==> inputs of run K <==
Design cordic_native, start of the top module:
module cordic_native(
    I_rst_n,                 
    I_clk,                   
    I_init_phase,            
    I_change_phase,           
    I_inc_phase,             
    O_cos,                   
    O_sin                    
    );
==> flow/config.mk <==
export PLATFORM = sky130hd
export DESIGN_NAME = cordic_native
export DESIGN_NICKNAME = cordic_native
export VERILOG_FILES = /design/flow/design.v
export SDC_FILE = /design/flow/constraint.sdc
export NUM_CORES = 4
export LEC_CHECK = 0
export ABC_AREA = 1
export CAP_MARGIN = 10
export CORE_ASPECT_RATIO = 0.71
export CORE_MARGIN = 2
export CORE_UTILIZATION = 72
export CTS_CLUSTER_DIAMETER = 313
export CTS_CLUSTER_SIZE = 15
export MAX_ROUTING_LAYER = met5
export PLACE_DENSITY_LB_ADDON = 0.2
export SETUP_SLACK_MARGIN = 0.82
export SLEW_MARGIN = 20
export TNS_END_PERCENT = 90
==> flow/constraint.sdc <==
create_clock -name core_clock -period 2.75 [get_ports {I_clk}]
set_input_delay 0.5500 -clock core_clock [delete_from_list [all_inputs] [get_ports {I_clk}]]
set_output_delay 0.5500 -clock core_clock [all_outputs]
set_load 0.01 [all_outputs]
run.sh (not shown) runs the stock make flow with config.mk's settings and CLKGATE_MAP_FILE=.
==> run D: changes against run K <==
==> flow/config.mk (replaced) <==
export PLATFORM = sky130hd
export DESIGN_NAME = cordic_native
export DESIGN_NICKNAME = cordic_native
export VERILOG_FILES = /design/flow/design.v
export SDC_FILE = /design/flow/constraint.sdc
export NUM_CORES = 4
export LEC_CHECK = 0
export CAP_MARGIN = 20
export CORE_MARGIN = 2
export CORE_UTILIZATION = 23
export SLEW_MARGIN = 20
==> flow/constraint.sdc (replaced) <==
create_clock -name core_clock -period 4.1 [get_ports {I_clk}]
set_input_delay 0.8200 -clock core_clock [delete_from_list [all_inputs] [get_ports {I_clk}]]
set_output_delay 0.8200 -clock core_clock [all_outputs]
set_load 0.01 [all_outputs]
==> run A: changes against run K <==
==> flow/config.mk (replaced) <==
export PLATFORM = sky130hd
export DESIGN_NAME = cordic_native
export DESIGN_NICKNAME = cordic_native
export VERILOG_FILES = /design/flow/design.v
export SDC_FILE = /design/flow/constraint.sdc
export NUM_CORES = 4
export LEC_CHECK = 0
export CAP_MARGIN = 40
export CORE_MARGIN = 2
export CORE_UTILIZATION = 72
export CTS_CLUSTER_SIZE = 35
export PLACE_DENSITY = 0.65
export SETUP_SLACK_MARGIN = 0.62
export SLEW_MARGIN = 20
==> flow/constraint.sdc (replaced) <==
create_clock -name core_clock -period 3.26 [get_ports {I_clk}]
set_input_delay 0.6520 -clock core_clock [delete_from_list [all_inputs] [get_ports {I_clk}]]
set_output_delay 0.6520 -clock core_clock [all_outputs]
set_load 0.01 [all_outputs]
==> run G: changes against run K <==
==> flow/config.mk (replaced) <==
export PLATFORM = sky130hd
export DESIGN_NAME = cordic_native
export DESIGN_NICKNAME = cordic_native
export VERILOG_FILES = /design/flow/design.v
export SDC_FILE = /design/flow/constraint.sdc
export NUM_CORES = 4
export LEC_CHECK = 0
export CAP_MARGIN = 20
export CORE_MARGIN = 2
export CORE_UTILIZATION = 72
export CTS_CLUSTER_SIZE = 32
export SETUP_SLACK_MARGIN = 0.51
export SLEW_MARGIN = 20
==> flow/constraint.sdc (replaced) <==
create_clock -name core_clock -period 3.32 [get_ports {I_clk}]
set_input_delay 0.6640 -clock core_clock [delete_from_list [all_inputs] [get_ports {I_clk}]]
set_output_delay 0.6640 -clock core_clock [all_outputs]
set_load 0.01 [all_outputs]
==> changes_impl.md <==
### Implementation results

* Outcome: failed layout checks
* Fail Reasons: max-capacitance violations, max-slew violations, negative setup slack
* Core ar. at 49860 µm²
* Max-cap violations at 1
* Post-cts gate resize count at 373
* Setup-failing EPs final at 27
* Fin. max-slew vios at 3
* Final worst slack at -0.9421 ns
[end of results for run A]
==> changes_impl.md <==
### Implementation results

* Outcome: failed layout checks
* Fail Reasons: negative setup slack
* Core ar. at 49860 µm²
* Max-cap violations at 0
* Final worst slack at -0.2218 ns
* Setup-failing EPs final at 19
* Critical Path RT at 3.93 ns
* Post-cts gate resize count at 376
[end of results for run G]
==> changes_impl.md <==
### Implementation results

* Outcome: no timing/DRC/antenna violations
* Reg2Reg Depth at 11
* Fin. max-slew vios at 0
* # clock sinks at 551
* Final Hold Fails at 0
* Final worst slack at 0.4476 ns
* Setup-failing EPs final at 0
* Hold path depth at 0
* Core ar. at 156000 µm²
* Max-cap violations at 0
[end of results for run D]
==> changes_impl.md <==
## Flow update

* Core ar. at 51410 µm²
* Post-cts gate resize count at 428
* Stop stage: 5_1_grt
* Outcome: did not finish
* Tool error: [ERROR GRT-0232] Routing congestion too high. Check the congestion heatmap in the GUI.
[end of results for run K]


==> inputs of build 88 <==
Starting RTL as in the previous note.
export LEC_CHECK = 0
export ABC_AREA = 1
export CAP_MARGIN = 0
export CORE_MARGIN = 2
export CORE_UTILIZATION = 72
export SETUP_SLACK_MARGIN = 0.68
export SLEW_MARGIN = 20
create_clock -name core_clock -period 2.28 [get_ports {I_clk}]
==> build 97: changes against build 88 <==
Settings changed: CAP_MARGIN 0 to 10, CORE_ASPECT_RATIO set to 1.12, CTS_CLUSTER_DIAMETER set to 313, CTS_CLUSTER_SIZE set to 15, MAX_ROUTING_LAYER set to met5, PLACE_DENSITY_LB_ADDON set to 0.2, SETUP_SLACK_MARGIN 0.68 to not set, TNS_END_PERCENT set to 90.
==> flow/constraint.sdc (replaced) <==
create_clock -name core_clock -period 2.75 [get_ports {I_clk}]
set_input_delay 0.5500 -clock core_clock [delete_from_list [all_inputs] [get_ports {I_clk}]]
set_output_delay 0.5500 -clock core_clock [all_outputs]
set_load 0.01 [all_outputs]
==> trial 14: changes against build 88 <==
Settings changed: CAP_MARGIN 0 to 20, CORE_UTILIZATION 72 to 70, CTS_CLUSTER_DIAMETER set to 340, PLACE_DENSITY set to 0.65, SETUP_SLACK_MARGIN 0.68 to not set.
==> flow/constraint.sdc (replaced) <==
create_clock -name core_clock -period 2.42 [get_ports {I_clk}]
set_input_delay 0.4840 -clock core_clock [delete_from_list [all_inputs] [get_ports {I_clk}]]
set_output_delay 0.4840 -clock core_clock [all_outputs]
set_load 0.01 [all_outputs]
==> out/metrics.csv <==
metric,value,unit
status,aborted with a tool error,
Last stage,global routing,
Die Ht,235,µm
die width,235,µm
pre-CTS setup slack,-0.753,ns
Stop Error,[ERROR GRT-0116] Global routing finished with congestion. Check the congestion regions in the DRC Viewer.,
Area after DPL,44400,µm²
die area,55400,µm²
# the run above: trial 14

==> out/metrics.csv <==
metric,value,unit
Initial Util,72.9,%
first-pass GRT wire length,163,mm
crit path to,cordic_sin_inst.R_sin_8[13],
Layout Check Fails,negative setup slack,
Die Ht,245,µm
Area after DPL,40400,µm²
Setup Viol. Count Final,1,
setup ws final,-0.0252,ns
hold crit path type,input port to register,
die area,53900,µm²
status,failed layout checks,
# the run above: build 97

==> out/metrics.csv <==
metric,value,unit
die width,232,µm
Die Ht,232,µm
Stop Error,"[ERROR DPL-0038] Utilization greater than 100%, impossible to legalize",
Area after DPL,46900,µm²
GPL Wtd Cong,0.975,
pre-CTS setup slack,-0.806,ns
Top cells by area,"dfxtp_1 29%, ha_1 17%, a21oi_1 11%",
Last stage,clock tree synthesis,
die area,53900,µm²
ao+oa area frac,22.4,%
status,aborted with a tool error,
placed insts,6537,
# the run above: build 88



==> inputs of v5 <==
Starting RTL as in the previous note.
==> flow/design.v (excerpt) <==
module cordic_native(
    I_rst_n,                 
    I_clk,                   
    I_init_phase,            
    I_change_phase,           
    I_inc_phase,             
    O_cos,                   
    O_sin                    
    );
    input wire I_rst_n;
    input wire I_clk;
    input wire [14 - 1: 0] I_init_phase;
    input wire I_change_phase;
    input wire [14 - 1: 0] I_inc_phase;
    output reg [14 - 1: 0] O_cos;
    output reg [14 - 1: 0] O_sin;
    reg [14 - 1: 0] R_current_phase ;
    wire [14 - 1: 0] S_cos;
    wire [14 - 1: 0] S_sin;
    parameter DIR_FWD = 1'b0;
    parameter DIR_BAK = 1'b1;
    reg R_phase_dir ;
    reg R_cos_dir ;
    parameter MAX_PHASE = 14'd2047;
    parameter MIN_PHASE = -14'd2048;
    wire S_reach_top;  
    assign S_reach_top = (R_current_phase[14 - 1]==0)&&(R_current_phase + I_inc_phase > MAX_PHASE);
    wire S_reach_bottom;  
    assign S_reach_bottom = (R_current_phase[14 - 1]==1)&&(R_current_phase - I_inc_phase < MIN_PHASE);
    always@(posedge I_clk)
    begin
        if (I_rst_n == 0) R_phase_dir <= DIR_FWD;
        else begin
            if (R_phase_dir == DIR_FWD)
                if (S_reach_top) R_phase_dir <= DIR_BAK;
                else R_phase_dir <= DIR_FWD;
            else  
            begin
                if (S_reach_bottom) R_phase_dir <= DIR_FWD;
                else R_phase_dir <= DIR_BAK;
            end
        end
    end
    always @(posedge I_clk)
    begin
        if (I_rst_n == 0) R_current_phase <= I_init_phase;
        else if (I_change_phase == 1'b1) R_current_phase <= I_init_phase;
        else 
            case(R_phase_dir)
            DIR_FWD: if (S_reach_top) R_current_phase <= MAX_PHASE - (R_current_phase + I_inc_phase - MAX_PHASE);
                     else R_current_phase <= R_current_phase + I_inc_phase;
            DIR_BAK: if (S_reach_bottom) R_current_phase <= MIN_PHASE + (R_current_phase - I_inc_phase - MIN_PHASE);
                     else R_current_phase <= R_current_phase - I_inc_phase;
            endcase
    end 
    cordic_sin cordic_sin_inst(
       .I_rst_n(I_rst_n),         
       .I_clk(I_clk),           
       .I_phase(R_current_phase),         
       .O_cos(S_cos),           
  ...
clock: 7.3 ns
lec_check: 0
cap_margin: 10
cell_pad_in_sites_detail_placement: 2
cell_pad_in_sites_global_placement: 2
core_aspect_ratio: 1.92
core_margin: 4
core_utilization: 66
cts_cluster_diameter: 226
max_routing_layer: met4
min_routing_layer: met2
setup_slack_margin: 1.37
slew_margin: 20
tns_end_percent: 25
==> inputs of v27, as changes to v5 <==
CAP_MARGIN = 25   (was 10)
CELL_PAD_IN_SITES_DETAIL_PLACEMENT = not set   (was 2)
CELL_PAD_IN_SITES_GLOBAL_PLACEMENT = not set   (was 2)
CORE_ASPECT_RATIO = not set   (was 1.92)
CORE_MARGIN = 2   (was 4)
CORE_UTILIZATION = 40   (was 66)
CTS_CLUSTER_DIAMETER = 284   (was 226)
MIN_ROUTING_LAYER = not set   (was met2)
PLACE_DENSITY_LB_ADDON = 0.15   (was not set)
SETUP_SLACK_MARGIN = not set   (was 1.37)
TNS_END_PERCENT = 75   (was 25)
==> flow/constraint.sdc (replaced) <==
create_clock -name core_clock -period 3.95 [get_ports {I_clk}]
set_input_delay 0.7900 -clock core_clock [delete_from_list [all_inputs] [get_ports {I_clk}]]
set_output_delay 0.7900 -clock core_clock [all_outputs]
set_load 0.01 [all_outputs]
==> inputs of v10, as changes to v5 <==
CAP_MARGIN = 20   (was 10)
CELL_PAD_IN_SITES_DETAIL_PLACEMENT = not set   (was 2)
CELL_PAD_IN_SITES_GLOBAL_PLACEMENT = not set   (was 2)
CORE_ASPECT_RATIO = not set   (was 1.92)
CORE_MARGIN = 2   (was 4)
CORE_UTILIZATION = 64   (was 66)
CTS_CLUSTER_DIAMETER = not set   (was 226)
MAX_ROUTING_LAYER = not set   (was met4)
MIN_ROUTING_LAYER = not set   (was met2)
SETUP_SLACK_MARGIN = 0.74   (was 1.37)
TNS_END_PERCENT = not set   (was 25)
==> flow/constraint.sdc (replaced) <==
create_clock -name core_clock -period 3.32 [get_ports {I_clk}]
set_input_delay 0.6640 -clock core_clock [delete_from_list [all_inputs] [get_ports {I_clk}]]
set_output_delay 0.6640 -clock core_clock [all_outputs]
set_load 0.01 [all_outputs]
==> inputs of v38, as changes to v5 <==
CAP_MARGIN = 0   (was 10)
CELL_PAD_IN_SITES_DETAIL_PLACEMENT = not set   (was 2)
CELL_PAD_IN_SITES_GLOBAL_PLACEMENT = not set   (was 2)
CORE_ASPECT_RATIO = not set   (was 1.92)
CORE_MARGIN = 2   (was 4)
CORE_UTILIZATION = 72   (was 66)
CTS_CLUSTER_DIAMETER = not set   (was 226)
CTS_CLUSTER_SIZE = 93   (was not set)
MAX_ROUTING_LAYER = not set   (was met4)
MIN_ROUTING_LAYER = not set   (was met2)
PLACE_DENSITY_LB_ADDON = 0.2   (was not set)
SETUP_SLACK_MARGIN = 0.95   (was 1.37)
TNS_END_PERCENT = not set   (was 25)
==> flow/constraint.sdc (replaced) <==
create_clock -name core_clock -period 3.32 [get_ports {I_clk}]
set_input_delay 0.6640 -clock core_clock [delete_from_list [all_inputs] [get_ports {I_clk}]]
set_output_delay 0.6640 -clock core_clock [all_outputs]
set_load 0.01 [all_outputs]
==> results <==
metric	v10	v38	v27	v5
Fraction of area in clock buffers and inverters	4.08%	-	5.70%	-
Sequential cell count	551	-	551	-
Fill cell instance count of the final layout	2645	-	8923	-
Footprint of the flip-flops and latches	0.0112 sq mm	-	0.0110 sq mm	-
CTS H-tree depth	2	2	3	-
Register-to-Register Path Depth	13	-	13	-
Logic depth of the worst path, buffers included	13	-	14	-
Antenna Cells	1	-	0	-
Bufs on Longest Clock Path	3	3	3	-
Resized cells post-CTS	525	605	0	-
Reg2Reg Capture Point	cordic_sin_inst.R_cos_6[10]	-	cordic_sin_inst.R_cos_4[13]	-
Final nets	5387	-	4876	-
Final-report setup violation count	0	-	0	-
Average wire length per cell after detail routing	19.9 um	-	14.5 um	-
Outcome	no timing/DRC/antenna violations	did not finish	no timing/DRC/antenna violations	did not finish
Failing step	-	5_1_grt	-	3_1_place_gp_skip_io
Startpoint of the worst setup timing path	cordic_sin_inst.R_sin_5[6]	-	I_inc_phase[0]	-
TritonCTS clock tree	built	-	built	-
Post-route antenna net violation count	0	-	0	-
Cell count after placement	5048	4946	5416	-
DRC marker count from the first detailed-route iteration	2116	-	1107	-
Final routed DRC violation total	0	-	0	-
Chip area	0.0583 sq mm	0.0519 sq mm	0.0927 sq mm	0.0587 sq mm


==> inputs of run a <==
cordic_native again, from the RTL that the note above started with.
export LEC_CHECK = 0
export CAP_MARGIN = 35
export CORE_MARGIN = 2
export CORE_UTILIZATION = 72
export CTS_CLUSTER_DIAMETER = 101
export CTS_CLUSTER_SIZE = 13
export PLACE_DENSITY_LB_ADDON = 0.18
export SETUP_SLACK_MARGIN = 0.39
export SLEW_MARGIN = 20
create_clock -name core_clock -period 3.45 [get_ports {I_clk}]
==> run b (differences from run a) <==
ABC_AREA = 1   (was not set)
CAP_MARGIN = 20   (was 35)
CORE_UTILIZATION = 70   (was 72)
CTS_CLUSTER_DIAMETER = not set   (was 101)
CTS_CLUSTER_SIZE = 36   (was 13)
PLACE_DENSITY = 0.65   (was not set)
PLACE_DENSITY_LB_ADDON = not set   (was 0.18)
SETUP_SLACK_MARGIN = not set   (was 0.39)
==> flow/constraint.sdc (replaced) <==
create_clock -name core_clock -period 2.46 [get_ports {I_clk}]
set_input_delay 0.4920 -clock core_clock [delete_from_list [all_inputs] [get_ports {I_clk}]]
set_output_delay 0.4920 -clock core_clock [all_outputs]
set_load 0.01 [all_outputs]
==> run c (differences from run a) <==
ABC_AREA = 1   (was not set)
CAP_MARGIN = 20   (was 35)
CTS_CLUSTER_DIAMETER = not set   (was 101)
CTS_CLUSTER_SIZE = not set   (was 13)
SETUP_SLACK_MARGIN = -0.22   (was 0.39)
==> flow/constraint.sdc (replaced) <==
create_clock -name core_clock -period 2.84 [get_ports {I_clk}]
set_input_delay 0.5680 -clock core_clock [delete_from_list [all_inputs] [get_ports {I_clk}]]
set_output_delay 0.5680 -clock core_clock [all_outputs]
set_load 0.01 [all_outputs]
==> run d (differences from run a) <==
CAP_MARGIN = 20   (was 35)
CORE_UTILIZATION = 40   (was 72)
CTS_CLUSTER_DIAMETER = not set   (was 101)
CTS_CLUSTER_SIZE = not set   (was 13)
PLACE_DENSITY_LB_ADDON = not set   (was 0.18)
SETUP_SLACK_MARGIN = not set   (was 0.39)
==> flow/constraint.sdc (replaced) <==
create_clock -name core_clock -period 4.1 [get_ports {I_clk}]
set_input_delay 0.8200 -clock core_clock [delete_from_list [all_inputs] [get_ports {I_clk}]]
set_output_delay 0.8200 -clock core_clock [all_outputs]
set_load 0.01 [all_outputs]
==> changes_impl.md <==
## Implementation

- Crit-path cells: clkdlybuf4s50_1 > ha_1 > inv_1 > fa_1 > o21ba_2 > o211a_1 > o21ai_0 > a21oi_1 > or3_4 > a31oi_2 > buf_4 > mux2_1 > mux2_2 > o21ai_1
- Yosys chip area: 0.0361 mm²
- Initial antenna violation count: 0
- Element type at the critical path end: flip-flop
- First-pass GRT wire length: 132000 µm
- Hold Crit Class: reg -> reg
- Status: no timing/DRC/antenna violations
- Syn_nets: 4792
- Via Count: 28100
- Xor/xnor share: 0.113
That was run d.
==> changes_impl.md <==
### Physical design

- Synth top area share: 0.294
- And+or+nand+nor area frac: 0.178
- Main flop type: dfxtp_1
- Syn_nets: 5748
- DP Area: 0.0438 mm²
- Run Error: [ERROR DPL-0038] Utilization greater than 100%, impossible to legalize
- Status: stopped before the end
- Clock root buffer: clkbuf_16
- H-tree depth: 2
- Synth unique cells: 52
- Post-DP HPWL: 80100 µm
- Largest cells by area: dfxtp_1 29%, ha_1 17%, a21oi_1 11%
- Yosys aoi share: 0.224
- Die Ht: 235 µm
- Num CTS Buffers: 59
- Stop stage: 5_1_grt
- Xor/xnor share: 0.0348
- Yosys chip area: 0.0375 mm²
- EDFF count, synth: 0
That was run b.
==> changes_impl.md <==
## Implementation

- Status: no timing/DRC/antenna violations
- Via Count: 30300
- Crit-path cells: buf_4 > nor3_1 > nor4bb_1 > buf_4 > nor2_1 > xnor2_1 > ha_1 > nand3_2 > a211oi_4 > nor3_4 > o31ai_2 > xnor2_1 > nor2_1
- Element type at the critical path end: flip-flop
- Xor/xnor share: 0.113
- Relative slew slack: 0.460
- First-pass GRT wire length: 136000 µm
- Final setup viols: 0
- Buffers & Inverters on Critical Path: 2
- Hold Crit Class: reg -> reg
- Async set-reset flop share out of synthesis: 0
- Top-count cell post-synth: nor2_1
- Syn_nets: 4792
- Initial antenna violation count: 0
- Worst-Margin Slew: 0.809 ns
That was run a.
==> changes_impl.md <==
## Implementation

- Status: complete, but fails checks
- SO Faults: negative setup slack
- Crit-path cells: inv_1 > ha_1 > nand4_1 > nand2_1 > xor2_1 > inv_1 > ha_1 > a21oi_1 > o21ai_0 > a21oi_1 > inv_1 > a21oi_1 > buf_4 > o21bai_1 > o21ai_0 > a21oi_1
- Initial antenna violation count: 0
- Final setup viols: 6
- Hold Crit Class: in -> reg
- Syn_nets: 5748
- Reg2Reg Setup Slack: -0.07 ns
- First-pass GRT wire length: 159000 µm
- PnR worst setup slack: -0.0657 ns
- Via Count: 35800
- Yosys chip area: 0.0375 mm²
- Element type at the critical path end: flip-flop
- Xor/xnor share: 0.0348
That was run c.
